==> inputs of trial 59 <==
Design alu_top, start of the top module:
module alu_top #(
    parameter A_WIDTH_TOP = 16,
    parameter B_WIDTH_TOP = 16
) (
    input   CLK,rst,
    input   [3 : 0] ALU_FUNC,
    input   [A_WIDTH_TOP - 1 : 0] A,
    input   [B_WIDTH_TOP - 1 : 0] B,
    output  [A_WIDTH_TOP + B_WIDTH_TOP - 1 : 0] Arith_OUT, Logic_OUT, CMP_OUT,Shift_OUT,
    output  Carry_OUT, Arith_Flag, Logic_Flag, CMP_Flag, Shift_Flag
);
wire Arith_EN, Logic_EN, CMP_EN, Shift_EN;
Decoder_Unit U0 (
    .DEC_ALU_FUNC(ALU_FUNC[3 : 2]),
    .DEC_Arith_Enable(Arith_EN),
    .DEC_Logic_Enable(Logic_EN),
    .DEC_CMP_Enable  (CMP_EN),
    .DEC_Shift_Enable(Shift_EN)
);
Arithmetic_Unit #(.A_WIDTH(A_WIDTH_TOP), .B_WIDTH(B_WIDTH_TOP)) U1 (
    .clk(CLK),
    .rst(rst),
    .A(A),
    .B(B),
    .Arith_ALU_FUNC(ALU_FUNC[1 : 0]),
    .Arith_Enable(Arith_EN),
    .Arith_OUT(Arith_OUT),
    .Carry_OUT(Carry_OUT),
    .Arith_Flag(Arith_Flag)
);
Logic_Unit #(.A_WIDTH(A_WIDTH_TOP), .B_WIDTH(B_WIDTH_TOP)) U2 (
    .clk(CLK),
    .rst(rst),
    .A(A),
    .B(B),
    .Logic_ALU_FUNC(ALU_FUNC[1 : 0]),
    .Logic_Enable(Logic_EN),
    .Logic_OUT(Logic_OUT),
    .Logic_Flag(Logic_Flag)
);
CMP_Unit #(.A_WIDTH(A_WIDTH_TOP), .B_WIDTH(B_WIDTH_TOP)) U3 (
    .clk(CLK),
    .rst(rst),
    .A(A),
    .B(B),
    .CMP_ALU_FUNC(ALU_FUNC[1 : 0]),
    .CMP_Enable(CMP_EN),
    .CMP_OUT(CMP_OUT),
    .CMP_Flag(CMP_Flag)
);
Shift_Unit #(.A_WIDTH(A_WIDTH_TOP), .B_WIDTH(B_WIDTH_TOP)) U4 (
    .clk(CLK),
    .rst(rst),
    .A(A),
    .B(B),
    .Shift_ALU_FUNC(ALU_FUNC[1 : 0]),
    .Shift_Enable(Shift_EN),
    .Shift_OUT(Shift_OUT),
    .Shift_Flag(Shift_Flag)
);
endmodule
Settings: LEC_CHECK=0, ABC_AREA=0, CAP_MARGIN=15, CELL_PAD_IN_SITES_DETAIL_PLACEMENT=2, CELL_PAD_IN_SITES_GLOBAL_PLACEMENT=3, CORE_ASPECT_RATIO=1.84, CORE_MARGIN=3, CORE_UTILIZATION=40, CTS_CLUSTER_SIZE=100, GPL_ROUTABILITY_DRIVEN=0, MIN_ROUTING_LAYER=met2, PLACE_DENSITY=0.46, SETUP_SLACK_MARGIN=5.0, SLEW_MARGIN=20, TNS_END_PERCENT=90; clock period 130.0 ns.
run.sh (not shown) runs the stock make flow with config.mk's settings and CLKGATE_MAP_FILE=.
==> trial 20: changes against trial 59 <==
Settings changed: ABC_AREA 0 to 1, CAP_MARGIN 15 to 20, CELL_PAD_IN_SITES_GLOBAL_PLACEMENT 3 to default, CORE_ASPECT_RATIO 1.84 to 0.71, CTS_CLUSTER_SIZE 100 to default, MIN_ROUTING_LAYER met2 to met1, PLACE_DENSITY 0.46 to default, SETUP_SLACK_MARGIN 5.0 to default.
==> trial 32: changes against trial 59 <==
Settings changed: CELL_PAD_IN_SITES_DETAIL_PLACEMENT 2 to default, CELL_PAD_IN_SITES_GLOBAL_PLACEMENT 3 to default, CORE_ASPECT_RATIO 1.84 to default, CORE_MARGIN 3 to 2, CORE_UTILIZATION 40 to 35, CTS_CLUSTER_DIAMETER from default to 261, CTS_CLUSTER_SIZE 100 to 93, GPL_ROUTABILITY_DRIVEN 0 to default, PLACE_DENSITY 0.46 to 0.41, SLEW_MARGIN 20 to 0, TNS_END_PERCENT 90 to 25.
==> flow/constraint.sdc (replaced) <==
create_clock -name core_clock -period 166.0 [get_ports {CLK}]
set_input_delay 33.2000 -clock core_clock [delete_from_list [all_inputs] [get_ports {CLK}]]
set_output_delay 33.2000 -clock core_clock [all_outputs]
set_load 0.01 [all_outputs]
==> ci_impl_report.md <==
## PnR job results

| Metric | Value |
|---|---|
| GR Layer Usage met2 | `72.4%` |
| DR WL met3 | `54,700 um` |
| Non-Filler Instances | `5,984` |
| Busiest grt layer | `met2` |
| Grt met3 use | `54.4%` |
| Via Count | `52,900` |
| Status | `no timing/DRC/antenna violations` |
[end of results for trial 59]
==> ci_impl_report.md <==
### Yosys + OpenROAD results

| Metric | Value |
|---|---|
| Synth area leaders | `ha_1, nand2_1, fa_1` |
| Synth top area share | `18.4%` |
| First Error | `[ERROR DPL-0033] detailed placement checks failed during check placement.` |
| Number of port buffers | `125` |
| Area fraction in mux cells | `0.0572%` |
| Post-synthesis async set-or-reset flop share | `100%` |
| Last stage | `3_5_place_dp` |
| Post-Synth XOR/XNOR Area | `6.85%` |
| Top logic family | `simple AND/OR/NAND/NOR gates` |
| Cell count in the Yosys report | `5,746` |
| Status | `stopped before the end` |
[end of results for trial 20]
==> ci_impl_report.md <==
## PnR job results

| Metric | Value |
|---|---|
| Status | `no timing/DRC/antenna violations` |
| CTS tree | `yes` |
| Busiest grt layer | `met3` |
| R2R Setup Slk | `163,820 ps` |
| Via Count | `49,900` |
| DR WL met3 | `64,400 um` |
| Top logic family | `adder cells` |
| GR met1 Demand/Resource | `0%` |
| Non-Filler Instances | `6,210` |
| Cell count in the Yosys report | `4,761` |
| Top cells by count | `nand2_1, ha_1, nor2_1` |
| Synth area leaders | `ha_1, fa_1, nand2_1` |
[end of results for trial 32]

* * *

==> v29 <==
==> flow/design.v <==
module Decoder_Unit (
    input [1 : 0] DEC_ALU_FUNC,
    output reg DEC_Arith_Enable, DEC_Logic_Enable, DEC_CMP_Enable, DEC_Shift_Enable
);
always @(*) begin
    DEC_Arith_Enable = 1'b0;
    DEC_Logic_Enable = 1'b0;
    DEC_CMP_Enable   = 1'b0;
    DEC_Shift_Enable = 1'b0;
    case (DEC_ALU_FUNC)
        2'b00: DEC_Arith_Enable = 1'b1;
        2'b01: DEC_Logic_Enable = 1'b1;
        2'b10: DEC_CMP_Enable   = 1'b1;
        2'b11: DEC_Shift_Enable = 1'b1;
        default: begin
            DEC_Arith_Enable = 1'b0;
            DEC_Logic_Enable = 1'b0;
            DEC_CMP_Enable   = 1'b0;
            DEC_Shift_Enable = 1'b0; 
    end
    endcase
end
endmodule
module Arithmetic_Unit #(
    parameter A_WIDTH = 16,
    parameter B_WIDTH = 16
) (
    input clk,rst,
    input [A_WIDTH - 1 : 0] A,
    input [B_WIDTH - 1 : 0] B,
    input [1 : 0] Arith_ALU_FUNC,
    input Arith_Enable,
    output reg [A_WIDTH + B_WIDTH - 1 : 0] Arith_OUT,
    output reg Carry_OUT, Arith_Flag       
);
reg [A_WIDTH + B_WIDTH - 1 : 0] ADD_Signal;
always @(posedge clk or negedge rst) begin
    if(!rst) begin 
        Arith_OUT  <=  'b0;
        Carry_OUT  <= 1'b0; 
        Arith_Flag <= 1'b0; 
end
else begin
    Arith_Flag <= Arith_Enable;
    if(Arith_Enable) begin
        case (Arith_ALU_FUNC)
            2'b00: begin
                if (A_WIDTH >= B_WIDTH) begin
                    Arith_OUT <= A + B;
                    {Carry_OUT,ADD_Signal[A_WIDTH - 1 : 0]} <= A + B;
                end
                else begin
                    Arith_OUT <= A + B;
                    {Carry_OUT,ADD_Signal[B_WIDTH - 1 : 0]} <= A + B;
                end
            end
            2'b01: Arith_OUT <= A - B;
            2'b10: Arith_OUT <= A * B;
            2'b11: Arith_OUT <= (B == 0) ? 'b0 : A / B;
            default: begin
                Arith_OUT <=  'b0;
                Carry_OUT <= 1'b0; 
            end
        endcase 
    end
  end
end
endmodule
module Logic_Unit #(
    parameter A_WIDTH = 16,
    parameter B_WIDTH = 16
) (
    input clk,rst,
    input [A_WIDTH - 1 : 0] A,
    input [B_WIDTH - 1 : 0] B,
    input [1 : 0] Logic_ALU_FUNC,
    input Logic_Enable,
    output reg [A_WIDTH + B_WIDTH - 1 : 0] Logic_OUT,
    output reg Logic_Flag       
);
always @(posedge clk or negedge rst) begin
    if(!rst) begin
    Logic_OUT  <= 16'b0;
    Logic_Flag <= 1'b0;
end
else begin
    Logic_Flag <= Logic_Enable;
    if(Logic_Enable) begin
        case (Logic_ALU_FUNC)
            2'b00: Logic_OUT <=   A & B; 
            2'b01: Logic_OUT <=   A | B;
            2'b10: Logic_OUT <= ~(A & B);
            2'b11: Logic_OUT <= ~(A | B);
            default: begin
                Logic_OUT <= 16'b0;
            end
        endcase
    end
  end
end
endmodule
module CMP_Unit #(
    parameter A_WIDTH = 16,
    parameter B_WIDTH = 16
) (
    input clk,rst,
    input [A_WIDTH - 1 : 0] A,
    input [B_WIDTH - 1 : 0] B,    
    input [1 : 0] CMP_ALU_FUNC,
    input CMP_Enable,
    output reg [A_WIDTH + B_WIDTH - 1 : 0] CMP_OUT,
    output reg CMP_Flag       
);
always @(posedge clk or negedge rst) begin
    if(!rst) begin
       CMP_OUT  <= 16'b0;
       CMP_Flag <= 1'b0;
    end
    else begin
    CMP_Flag <= CMP_Enable;    
    if(CMP_Enable) begin
        case (CMP_ALU_FUNC)
            2'b00: CMP_OUT <= 16'b0; 
            2'b01: begin
                if( A == B)
                CMP_OUT <= 16'b1;
                else
                CMP_OUT <= 16'b0;
            end
            2'b10:begin
                if( A > B)
                CMP_OUT <= 16'b10;
                else
                CMP_OUT <= 16'b0;
            end
            2'b11:begin
                if( A < B)
                CMP_OUT <= 16'b11;
                else
                CMP_OUT <= 16'b0;
            end
            default: begin
                CMP_OUT <= 16'b0;
            end
        endcase
    end
  end
end
endmodule
module Shift_Unit #(
    parameter A_WIDTH = 16,
    parameter B_WIDTH = 16
) (
    input clk,rst,
    input [A_WIDTH - 1 : 0] A,
    input [B_WIDTH - 1 : 0] B,
    input [1 : 0] Shift_ALU_FUNC,
    input Shift_Enable,
    output reg [A_WIDTH + B_WIDTH - 1 : 0] Shift_OUT,
    output reg Shift_Flag       
);
always @(posedge clk or negedge rst) begin
  if(!rst) begin
    Shift_OUT  <= 16'b0;
    Shift_Flag <= 1'b0;
end
else begin
    Shift_Flag <= Shift_Enable;
    if(Shift_Enable) begin
        case (Shift_ALU_FUNC)
            2'b00: Shift_OUT <= A >> 1; 
            2'b01: Shift_OUT <= A << 1;
            2'b10: Shift_OUT <= B >> 1;
            2'b11: Shift_OUT <= B << 1;
            default: begin
                Shift_OUT <= 16'b0;
            end
        endcase
    end
  end
end
endmodule
module alu_top #(
    parameter A_WIDTH_TOP = 16,
    parameter B_WIDTH_TOP = 16
) (
    input   CLK,rst,
    input   [3 : 0] ALU_FUNC,
    input   [A_WIDTH_TOP - 1 : 0] A,
    input   [B_WIDTH_TOP - 1 : 0] B,
    output  [A_WIDTH_TOP + B_WIDTH_TOP - 1 : 0] Arith_OUT, Logic_OUT, CMP_OUT,Shift_OUT,
    output  Carry_OUT, Arith_Flag, Logic_Flag, CMP_Flag, Shift_Flag
);
wire Arith_EN, Logic_EN, CMP_EN, Shift_EN;
Decoder_Unit U0 (
    .DEC_ALU_FUNC(ALU_FUNC[3 : 2]),
    .DEC_Arith_Enable(Arith_EN),
    .DEC_Logic_Enable(Logic_EN),
    .DEC_CMP_Enable  (CMP_EN),
    .DEC_Shift_Enable(Shift_EN)
);
Arithmetic_Unit #(.A_WIDTH(A_WIDTH_TOP), .B_WIDTH(B_WIDTH_TOP)) U1 (
    .clk(CLK),
    .rst(rst),
    .A(A),
    .B(B),
    .Arith_ALU_FUNC(ALU_FUNC[1 : 0]),
    .Arith_Enable(Arith_EN),
    .Arith_OUT(Arith_OUT),
    .Carry_OUT(Carry_OUT),
    .Arith_Flag(Arith_Flag)
);
Logic_Unit #(.A_WIDTH(A_WIDTH_TOP), .B_WIDTH(B_WIDTH_TOP)) U2 (
    .clk(CLK),
    .rst(rst),
    .A(A),
    .B(B),
    .Logic_ALU_FUNC(ALU_FUNC[1 : 0]),
    .Logic_Enable(Logic_EN),
    .Logic_OUT(Logic_OUT),
    .Logic_Flag(Logic_Flag)
);
CMP_Unit #(.A_WIDTH(A_WIDTH_TOP), .B_WIDTH(B_WIDTH_TOP)) U3 (
    .clk(CLK),
    .rst(rst),
    .A(A),
    .B(B),
    .CMP_ALU_FUNC(ALU_FUNC[1 : 0]),
    .CMP_Enable(CMP_EN),
    .CMP_OUT(CMP_OUT),
    .CMP_Flag(CMP_Flag)
);
Shift_Unit #(.A_WIDTH(A_WIDTH_TOP), .B_WIDTH(B_WIDTH_TOP)) U4 (
    .clk(CLK),
    .rst(rst),
    .A(A),
    .B(B),
    .Shift_ALU_FUNC(ALU_FUNC[1 : 0]),
    .Shift_Enable(Shift_EN),
    .Shift_OUT(Shift_OUT),
    .Shift_Flag(Shift_Flag)
);
endmodule
==> flow/run.sh <==
#!/bin/bash
# the make line also repeats each setting of config.mk as NAME=value (left out here)
make -C /OpenROAD-flow-scripts/flow DESIGN_CONFIG=/design/flow/config.mk WORK_HOME=/design/flow/orfs CLKGATE_MAP_FILE= finish
==> flow/config.mk <==
export PLATFORM = sky130hd
export DESIGN_NAME = alu_top
export DESIGN_NICKNAME = alu_top
export VERILOG_FILES = /design/flow/design.v
export SDC_FILE = /design/flow/constraint.sdc
export NUM_CORES = 4
export LEC_CHECK = 0
export ABC_AREA = 1
export CAP_MARGIN = 10
export CELL_PAD_IN_SITES_DETAIL_PLACEMENT = 0
export CORE_ASPECT_RATIO = 0.63
export CORE_MARGIN = 2
export CORE_UTILIZATION = 40
export MAX_ROUTING_LAYER = met5
export MIN_ROUTING_LAYER = met1
export PLACE_DENSITY_LB_ADDON = 0.16
export SETUP_SLACK_MARGIN = -2.0
export SLEW_MARGIN = 5
==> flow/constraint.sdc <==
create_clock -name core_clock -period 124.0 [get_ports {CLK}]
set_input_delay 24.8000 -clock core_clock [delete_from_list [all_inputs] [get_ports {CLK}]]
set_output_delay 24.8000 -clock core_clock [all_outputs]
set_load 0.01 [all_outputs]
==> v25: changes against v29 <==
Settings changed: CAP_MARGIN 10 to 20, CELL_PAD_IN_SITES_DETAIL_PLACEMENT 0 to default, CORE_ASPECT_RATIO 0.63 to default, CORE_UTILIZATION 40 to 72, CTS_CLUSTER_SIZE from default to 100, MAX_ROUTING_LAYER met5 to default, MIN_ROUTING_LAYER met1 to default, PLACE_DENSITY_LB_ADDON 0.16 to default, SETUP_SLACK_MARGIN -2.0 to default, SLEW_MARGIN 5 to 20.
==> flow/constraint.sdc (replaced) <==
create_clock -name core_clock -period 131.0 [get_ports {CLK}]
set_input_delay 26.2000 -clock core_clock [delete_from_list [all_inputs] [get_ports {CLK}]]
set_output_delay 26.2000 -clock core_clock [all_outputs]
set_load 0.01 [all_outputs]
==> v37: changes against v29 <==
Settings changed: CAP_MARGIN 10 to 20, CELL_PAD_IN_SITES_DETAIL_PLACEMENT 0 to default, CORE_ASPECT_RATIO 0.63 to default, CORE_UTILIZATION 40 to 72, CTS_CLUSTER_DIAMETER from default to 392, CTS_CLUSTER_SIZE from default to 100, MAX_ROUTING_LAYER met5 to default, MIN_ROUTING_LAYER met1 to default, PLACE_DENSITY from default to 0.4, PLACE_DENSITY_LB_ADDON 0.16 to default, SETUP_SLACK_MARGIN -2.0 to default, SLEW_MARGIN 5 to 20, TNS_END_PERCENT from default to 10.
==> flow/constraint.sdc (replaced) <==
create_clock -name core_clock -period 87.9 [get_ports {CLK}]
set_input_delay 17.5800 -clock core_clock [delete_from_list [all_inputs] [get_ports {CLK}]]
set_output_delay 17.5800 -clock core_clock [all_outputs]
set_load 0.01 [all_outputs]
==> results <==
| metric | v25 | v37 | v29 |
|---|---|---|---|
| Layout buffer count excluding clock buffers | 189 | 644 | 195 |
| Vias per inst | 5.78 | 6.00 | 5.21 |
| Router iterations before antenna repair | 7 | 12 | 6 |
| Outcome | complete, no violations | finished with violations | complete, no violations |
| Violated checks | - | setup timing | - |
| WP depth | 609 | 611 | 601 |
| R2r endpoint | U2.Logic_OUT[30]$_DFFE_PN0P_ | U2.Logic_OUT[30]$_DFFE_PN0P_ | U1.Arith_OUT[9]$_DFFE_PN0P_ |
| Final core occ | 76.2% | 86.2% | 43.4% |
| Maximum single-stage delay on the critical path | 1050 ps | 500 ps | 470 ps |
| Top layer used by detailed routing | met5 | met5 | met4 |
| Filler-free cell count of the finished design | 6,460 | 6,919 | 7,003 |
| Clock buffer and inverter area fraction after layout | 0.731% | 0.672% | 0.779% |
| Actual transition at the worst max-transition pin | 1080 ps | 1060 ps | 1200 ps |
| Met2 layer wire length in the routed design | 47,400 µm | 56,600 µm | 45,900 µm |
| Sum of buffers and inverters on the critical path | 132 | 132 | 135 |
